==> job 118: inputs <==
## non_restoring_divider
module non_restoring_divider #(
    parameter DATA_WIDTH = 32
) (
    input  logic                    clk_i,
    input  logic                    clk_en_i,
    input  logic                    rst_n_i,
    input  logic [DATA_WIDTH - 1:0] dividend_i,
    input  logic [DATA_WIDTH - 1:0] divisor_i,
    input  logic                    data_valid_i,
    output logic [DATA_WIDTH - 1:0] quotient_o,
    output logic [DATA_WIDTH - 1:0] remainder_o,
    output logic                    divide_by_zero_o,
    output logic                    data_valid_o,
    output logic                    idle_o
);
==> flow/config.mk <==
export PLATFORM = sky130hd
export DESIGN_NAME = non_restoring_divider
export DESIGN_NICKNAME = non_restoring_divider
export VERILOG_FILES = /design/flow/design.v
export SDC_FILE = /design/flow/constraint.sdc
export NUM_CORES = 4
export LEC_CHECK = 0
export ABC_AREA = 1
export CAP_MARGIN = 0
export CELL_PAD_IN_SITES_DETAIL_PLACEMENT = 2
export CELL_PAD_IN_SITES_GLOBAL_PLACEMENT = 2
export CORE_ASPECT_RATIO = 1.17
export CORE_MARGIN = 8
export CORE_UTILIZATION = 44
export CTS_CLUSTER_SIZE = 70
export GPL_ROUTABILITY_DRIVEN = 0
export GPL_TIMING_DRIVEN = 0
export HOLD_SLACK_MARGIN = 0.06
export MAX_ROUTING_LAYER = met4
export MIN_ROUTING_LAYER = met2
export PLACE_DENSITY = 0.7
export SETUP_SLACK_MARGIN = 1.2
export SLEW_MARGIN = 10
==> flow/constraint.sdc <==
create_clock -name core_clock -period 5.21 [get_ports {clk_i}]
set_input_delay 1.0420 -clock core_clock [delete_from_list [all_inputs] [get_ports {clk_i}]]
set_output_delay 1.0420 -clock core_clock [all_outputs]
set_load 0.01 [all_outputs]
run.sh (not shown) runs the stock make flow with config.mk's settings and CLKGATE_MAP_FILE=.
==> job 1145 (differences from job 118) <==
Settings changed: CAP_MARGIN 0 to 20, CELL_PAD_IN_SITES_DETAIL_PLACEMENT 2 to default, CELL_PAD_IN_SITES_GLOBAL_PLACEMENT 2 to default, CORE_ASPECT_RATIO 1.17 to default, CORE_MARGIN 8 to 2, CORE_UTILIZATION 44 to 72, CTS_CLUSTER_DIAMETER from default to 234, CTS_CLUSTER_SIZE 70 to 10, GPL_ROUTABILITY_DRIVEN 0 to default, GPL_TIMING_DRIVEN 0 to default, HOLD_SLACK_MARGIN 0.06 to default, MAX_ROUTING_LAYER met4 to default, MIN_ROUTING_LAYER met2 to default, PLACE_DENSITY 0.7 to 0.4, SETUP_SLACK_MARGIN 1.2 to default, SLEW_MARGIN 10 to 20.
==> flow/constraint.sdc (replaced) <==
create_clock -name core_clock -period 3.87 [get_ports {clk_i}]
set_input_delay 0.7740 -clock core_clock [delete_from_list [all_inputs] [get_ports {clk_i}]]
set_output_delay 0.7740 -clock core_clock [all_outputs]
set_load 0.01 [all_outputs]
==> job 7431 (differences from job 118) <==
Settings changed: ABC_AREA 1 to default, CAP_MARGIN 0 to 20, CELL_PAD_IN_SITES_DETAIL_PLACEMENT 2 to default, CELL_PAD_IN_SITES_GLOBAL_PLACEMENT 2 to default, CORE_ASPECT_RATIO 1.17 to default, CORE_MARGIN 8 to 2, CORE_UTILIZATION 44 to 58, CTS_CLUSTER_SIZE 70 to default, GPL_ROUTABILITY_DRIVEN 0 to default, GPL_TIMING_DRIVEN 0 to default, HOLD_SLACK_MARGIN 0.06 to default, MAX_ROUTING_LAYER met4 to default, MIN_ROUTING_LAYER met2 to default, PLACE_DENSITY 0.7 to default, SETUP_SLACK_MARGIN 1.2 to default, SLEW_MARGIN 10 to 20.
==> flow/constraint.sdc (replaced) <==
create_clock -name core_clock -period 5.24 [get_ports {clk_i}]
set_input_delay 1.0480 -clock core_clock [delete_from_list [all_inputs] [get_ports {clk_i}]]
set_output_delay 1.0480 -clock core_clock [all_outputs]
set_load 0.01 [all_outputs]
==> flow_summary_export.csv <==
group,metric,value,unit
outcome,haltStage,"3_3_place_gp",
floorplan,rows,61,
outcome,run.stop_error,"[ERROR GPL-0301] Utilization 102.827 % exceeds 100%.",
synth,ys_sh_xor,0.0303,
synth,syn_avg_cell_area,6.37,µm²
synth,top_logic_kind,"simple AND/OR/NAND/NOR gates",
floorplan,die_h,185,µm
outcome,status,"did not finish",
That was job 118.
==> flow_summary_export.csv <==
group,metric,value,unit
outcome,status,"no timing/DRC/antenna violations",
synth,ys_sh_xor,0.0865,
synth,top_logic_kind,"AND-OR/OR-AND gates",
floorplan,die_h,126,µm
floorplan,rows,44,
That was job 7431.
==> flow_summary_export.csv <==
group,metric,value,unit
outcome,so.violations,"negative setup slack",
synth,ys_sh_xor,0.0303,
timing,setup_slack,-0.130,ns
outcome,status,"failed layout checks",
synth,syn_avg_cell_area,6.37,µm²
synth,top_logic_kind,"simple AND/OR/NAND/NOR gates",
timing,setup_viol_count_final,13,
That was job 1145.

========
==> run a: inputs <==
==> flow/design.v <==
module non_restoring_divider #(
    parameter DATA_WIDTH = 32
) (
    input  logic                    clk_i,
    input  logic                    clk_en_i,
    input  logic                    rst_n_i,
    input  logic [DATA_WIDTH - 1:0] dividend_i,
    input  logic [DATA_WIDTH - 1:0] divisor_i,
    input  logic                    data_valid_i,
    output logic [DATA_WIDTH - 1:0] quotient_o,
    output logic [DATA_WIDTH - 1:0] remainder_o,
    output logic                    divide_by_zero_o,
    output logic                    data_valid_o,
    output logic                    idle_o
);
    localparam COUNTER_WIDTH = $clog2(DATA_WIDTH);
    typedef enum logic [1:0] {IDLE, DIVIDE, RESTORE} fsm_state_t;
    typedef struct packed {
        logic                    rem_sign;
        logic [DATA_WIDTH - 1:0] remainder;
        logic [DATA_WIDTH - 1:0] quotient;
    } result_t;
    fsm_state_t state_CRT, state_NXT;
        always_ff @(posedge clk_i) begin : state_register
            if (!rst_n_i) begin
                state_CRT <= IDLE;
            end else if (clk_en_i) begin
                state_CRT <= state_NXT;
            end
        end : state_register
    result_t partial_CRT, partial_NXT;
    logic [DATA_WIDTH - 1:0] divisor_CRT, divisor_NXT;
        always_ff @(posedge clk_i) begin : datapath_register
            if (clk_en_i) begin
                partial_CRT <= partial_NXT;
                divisor_CRT <= divisor_NXT;
            end
        end : datapath_register
    logic [COUNTER_WIDTH - 1:0] iter_count_CRT, iter_count_NXT;
        always_ff @(posedge clk_i) begin : counter 
            if (clk_en_i) begin
                iter_count_CRT <= iter_count_NXT;
            end
        end : counter 
    logic divide_by_zero_CRT, divide_by_zero_NXT;
        always_ff @(posedge clk_i) begin : status_register
            if (!rst_n_i) begin
                divide_by_zero_CRT <= 1'b0;
            end else if (clk_en_i) begin
                divide_by_zero_CRT <= divide_by_zero_NXT;
            end
        end : status_register
    result_t pair_shifted;
        always_comb begin : fsm_logic 
            divide_by_zero_NXT = divide_by_zero_CRT;
            iter_count_NXT = iter_count_CRT;
            partial_NXT = partial_CRT;
            divisor_NXT = divisor_CRT;
            state_NXT = state_CRT;
            pair_shifted = 'b0;
            remainder_o = partial_CRT.remainder;
            data_valid_o = 1'b0;
            idle_o = 1'b0;
            case (state_CRT) 
                IDLE: begin 
                    if (data_valid_i) begin
                        state_NXT = DIVIDE;
                    end
                    divide_by_zero_NXT = (divisor_i == '0);
                    partial_NXT.rem_sign = 1'b0;
                    partial_NXT.quotient = dividend_i;
                    partial_NXT.remainder = '0;
                    divisor_NXT = divisor_i;
                    iter_count_NXT = '0;
                    idle_o = 1'b1;
                end
                DIVIDE: begin
                    state_NXT = (iter_count_CRT == (DATA_WIDTH - 1)) ? RESTORE : state_CRT;
                    iter_count_NXT = iter_count_CRT + 1;
                    pair_shifted = partial_CRT << 1; 
                    if (partial_CRT.rem_sign) begin
                        {partial_NXT.rem_sign, partial_NXT.remainder} = {pair_shifted.rem_sign, pair_shifted.remainder} + divisor_CRT;
                    end else begin
                        {partial_NXT.rem_sign, partial_NXT.remainder} = {pair_shifted.rem_sign, pair_shifted.remainder} - divisor_CRT;
                    end
                    partial_NXT.quotient = {pair_shifted.quotient[DATA_WIDTH - 1:1], !partial_NXT.rem_sign};
                end
                RESTORE: begin
                    state_NXT = IDLE;
                    data_valid_o = 1'b1;
                    idle_o = 1'b0;
                    if (partial_CRT.rem_sign) begin
                        {partial_NXT.rem_sign, partial_NXT.remainder} = {partial_CRT.rem_sign, partial_CRT.remainder} + divisor_CRT;
                    end
                    remainder_o = partial_NXT.remainder;
                end
            endcase
        end : fsm_logic
    assign quotient_o = partial_CRT.quotient;
    assign divide_by_zero_o = divide_by_zero_CRT;
endmodule
==> flow/run.sh <==
#!/bin/bash
# the make line also repeats each setting of config.mk as NAME=value (left out here)
make -C /OpenROAD-flow-scripts/flow DESIGN_CONFIG=/design/flow/config.mk WORK_HOME=/design/flow/orfs CLKGATE_MAP_FILE= finish
==> flow/config.mk <==
export PLATFORM = sky130hd
export DESIGN_NAME = non_restoring_divider
export DESIGN_NICKNAME = non_restoring_divider
export VERILOG_FILES = /design/flow/design.v
export SDC_FILE = /design/flow/constraint.sdc
export NUM_CORES = 4
export LEC_CHECK = 0
export CAP_MARGIN = 0
export CELL_PAD_IN_SITES_DETAIL_PLACEMENT = 2
export CELL_PAD_IN_SITES_GLOBAL_PLACEMENT = 2
export CORE_ASPECT_RATIO = 1.17
export CORE_MARGIN = 5
export CORE_UTILIZATION = 52
export CTS_CLUSTER_SIZE = 70
export GPL_ROUTABILITY_DRIVEN = 0
export GPL_TIMING_DRIVEN = 0
export MAX_ROUTING_LAYER = met4
export MIN_ROUTING_LAYER = met2
export PLACE_DENSITY = 0.7
export SETUP_SLACK_MARGIN = 1.2
export SLEW_MARGIN = 10
==> flow/constraint.sdc <==
create_clock -name core_clock -period 5.21 [get_ports {clk_i}]
set_input_delay 1.0420 -clock core_clock [delete_from_list [all_inputs] [get_ports {clk_i}]]
set_output_delay 1.0420 -clock core_clock [all_outputs]
set_load 0.01 [all_outputs]
==> run b (differences from run a) <==
- CAP_MARGIN: 0 -> 25
- CELL_PAD_IN_SITES_GLOBAL_PLACEMENT: 2 -> 0
- CORE_ASPECT_RATIO: 1.17 -> default
- CORE_MARGIN: 5 -> 2
- CORE_UTILIZATION: 52 -> 36
- CTS_CLUSTER_SIZE: 70 -> default
- GPL_ROUTABILITY_DRIVEN: 0 -> default
- MAX_ROUTING_LAYER: met4 -> default
- MIN_ROUTING_LAYER: met2 -> default
- PLACE_DENSITY: 0.7 -> default
- PLACE_DENSITY_LB_ADDON: default -> 0.15
- SETUP_SLACK_MARGIN: 1.2 -> default
- SLEW_MARGIN: 10 -> 20
- TNS_END_PERCENT: default -> 10
==> flow/constraint.sdc (replaced) <==
create_clock -name core_clock -period 6.55 [get_ports {clk_i}]
set_input_delay 1.3100 -clock core_clock [delete_from_list [all_inputs] [get_ports {clk_i}]]
set_output_delay 1.3100 -clock core_clock [all_outputs]
set_load 0.01 [all_outputs]
==> comparison <==
- Run b went through all stages and came out clean. Run a ended with an error in 3_3_place_gp, error GPL-0301.
- Area after synthesis is the same in run a and run b.
- In run a the die size is lower than in run b, by 24%.
- In synthesized cell count, run b and run a do not differ.
==> figures <==
metric	run b	run a
Status	finished clean	aborted with a tool error
Last stage reached	-	3_3_place_gp
Netlist cell types	67	67
Flip-flop cell with the highest count after synthesis	edfxtp_1	edfxtp_1
Cells in synth_stat.txt	933	933
Floorplan Utilization	0.368	0.526
Vertical die dimension	159 um	150 um
Arithmetic-cell share of the synthesized area counting full adders, half adders and majority gates	0.102	0.102
Complex Gates by Area	0.191	0.191
Die span in x	159 um	130 um
Number of instances in the synthesized netlist	933	933
Row count	56	51
Xor and xnor fraction of the mapped netlist area	0.0865	0.0865
Average instance area after synthesis	9.32 um2	9.32 um2
Total core area	0.0236 mm2	0.0165 mm2
Die footprint	0.0254 mm2	0.0194 mm2

========
==> willow <==
Starts from the design.v that is shown in full above.
clock: 6.0 ns
lec_check: 0
cap_margin: 20
core_aspect_ratio: 0.5
core_margin: 2
core_utilization: 58
cts_cluster_diameter: 275
cts_cluster_size: 98
setup_slack_margin: -0.27
slew_margin: 20
tns_end_percent: 15
==> amber: changes against willow <==
==> flow/config.mk (replaced) <==
export PLATFORM = sky130hd
export DESIGN_NAME = non_restoring_divider
export DESIGN_NICKNAME = non_restoring_divider
export VERILOG_FILES = /design/flow/design.v
export SDC_FILE = /design/flow/constraint.sdc
export NUM_CORES = 4
export LEC_CHECK = 0
export CAP_MARGIN = 20
export CORE_MARGIN = 2
export CORE_UTILIZATION = 62
export SETUP_SLACK_MARGIN = 1.3
export SLEW_MARGIN = 20
export TNS_END_PERCENT = 10
==> flow/constraint.sdc (replaced) <==
create_clock -name core_clock -period 4.58 [get_ports {clk_i}]
set_input_delay 0.9160 -clock core_clock [delete_from_list [all_inputs] [get_ports {clk_i}]]
set_output_delay 0.9160 -clock core_clock [all_outputs]
set_load 0.01 [all_outputs]
==> ember: changes against willow <==
--- a/flow/config.mk
+++ b/flow/config.mk
@@ -7,10 +7,9 @@
 export LEC_CHECK = 0
 export CAP_MARGIN = 20
-export CORE_ASPECT_RATIO = 0.5
+export CORE_ASPECT_RATIO = 1.43
 export CORE_MARGIN = 2
-export CORE_UTILIZATION = 58
+export CORE_UTILIZATION = 40
 export CTS_CLUSTER_DIAMETER = 275
 export CTS_CLUSTER_SIZE = 98
-export SETUP_SLACK_MARGIN = -0.27
 export SLEW_MARGIN = 20
-export TNS_END_PERCENT = 15
+export TNS_END_PERCENT = 90
==> delta: changes against willow <==
==> flow/config.mk (replaced) <==
export PLATFORM = sky130hd
export DESIGN_NAME = non_restoring_divider
export DESIGN_NICKNAME = non_restoring_divider
export VERILOG_FILES = /design/flow/design.v
export SDC_FILE = /design/flow/constraint.sdc
export NUM_CORES = 4
export LEC_CHECK = 0
export CAP_MARGIN = 20
export CORE_MARGIN = 2
export CORE_UTILIZATION = 70
export CTS_CLUSTER_DIAMETER = 361
export CTS_CLUSTER_SIZE = 36
export HOLD_SLACK_MARGIN = -0.04
export SLEW_MARGIN = 20
==> flow/constraint.sdc (replaced) <==
create_clock -name core_clock -period 4.19 [get_ports {clk_i}]
set_input_delay 0.8380 -clock core_clock [delete_from_list [all_inputs] [get_ports {clk_i}]]
set_output_delay 0.8380 -clock core_clock [all_outputs]
set_load 0.01 [all_outputs]
==> summary of the runs <==
willow completed with no timing, DRC or antenna violations. delta never finished: it broke off in 5_1_grt. amber completed without violations. ember finished with timing, DRC and antenna clean. Design area: amber > ember > willow. In count of clock-buffer cells in the layout, ember and willow do not differ. Register-to-register slack: willow > ember > amber. In sequential cell count, willow and ember do not differ. Wire length: amber > ember > willow. The highest sequential share of layout area belongs to willow, the lowest to amber. Synthesized area is the same in amber and delta. Die area: ember > willow > amber > delta. Total power: amber is higher than ember (38%).
==> figures <==
quantity                                                     ember                   delta        amber       willow
Status                            no timing/DRC/antenna violations  stopped before the end  no timing/DRC/antenna violations  no timing/DRC/antenna violations
Stage where the flow stopped                                     -                 5_1_grt            -            -
Post-route total power                                     2630 uW                       -      3630 uW      2600 uW
Final Instance Count excl. Fillers                            1296                       -         1286         1228
DRT iter0 DRCs                                                 459                       -          796          598
Sw Ratio                                                     0.357                       -        0.370        0.364
Die span in y                                               180 um                  115 um       122 um      90.6 um
Largest cell class                                     logic gates                       -  logic gates  logic gates
Storage cell area                                        3140 um^2                       -    3140 um^2    3140 um^2
Global placement routability congestion                      0.890                   0.964        0.907        0.909
Number of sequential storage elements                          106                       -          106          106
Detailed Route WL                                          24.9 mm                       -      26.2 mm      23.3 mm
Final setup vio count                                            0                       -            0            0
CP Depth                                                        12                       -           19           11
Final critical-path setup slack                           0.858 ns                       -     0.315 ns     0.822 ns
Total power density per cell area                      253 nW/um^2                       -  321 nW/um^2  252 nW/um^2
Post-cts sizing count                                            0                      56           90            0
Overall chip area                                       23000 um^2              13300 um^2   15000 um^2   16000 um^2
CTS clock-pin slew for the worst setup and hold paths      0.08 ns                       -      0.07 ns      0.08 ns
Worst-path maximum fanout                                        5                       -            3            5
Power is estimated from default activity; no workload was simulated.
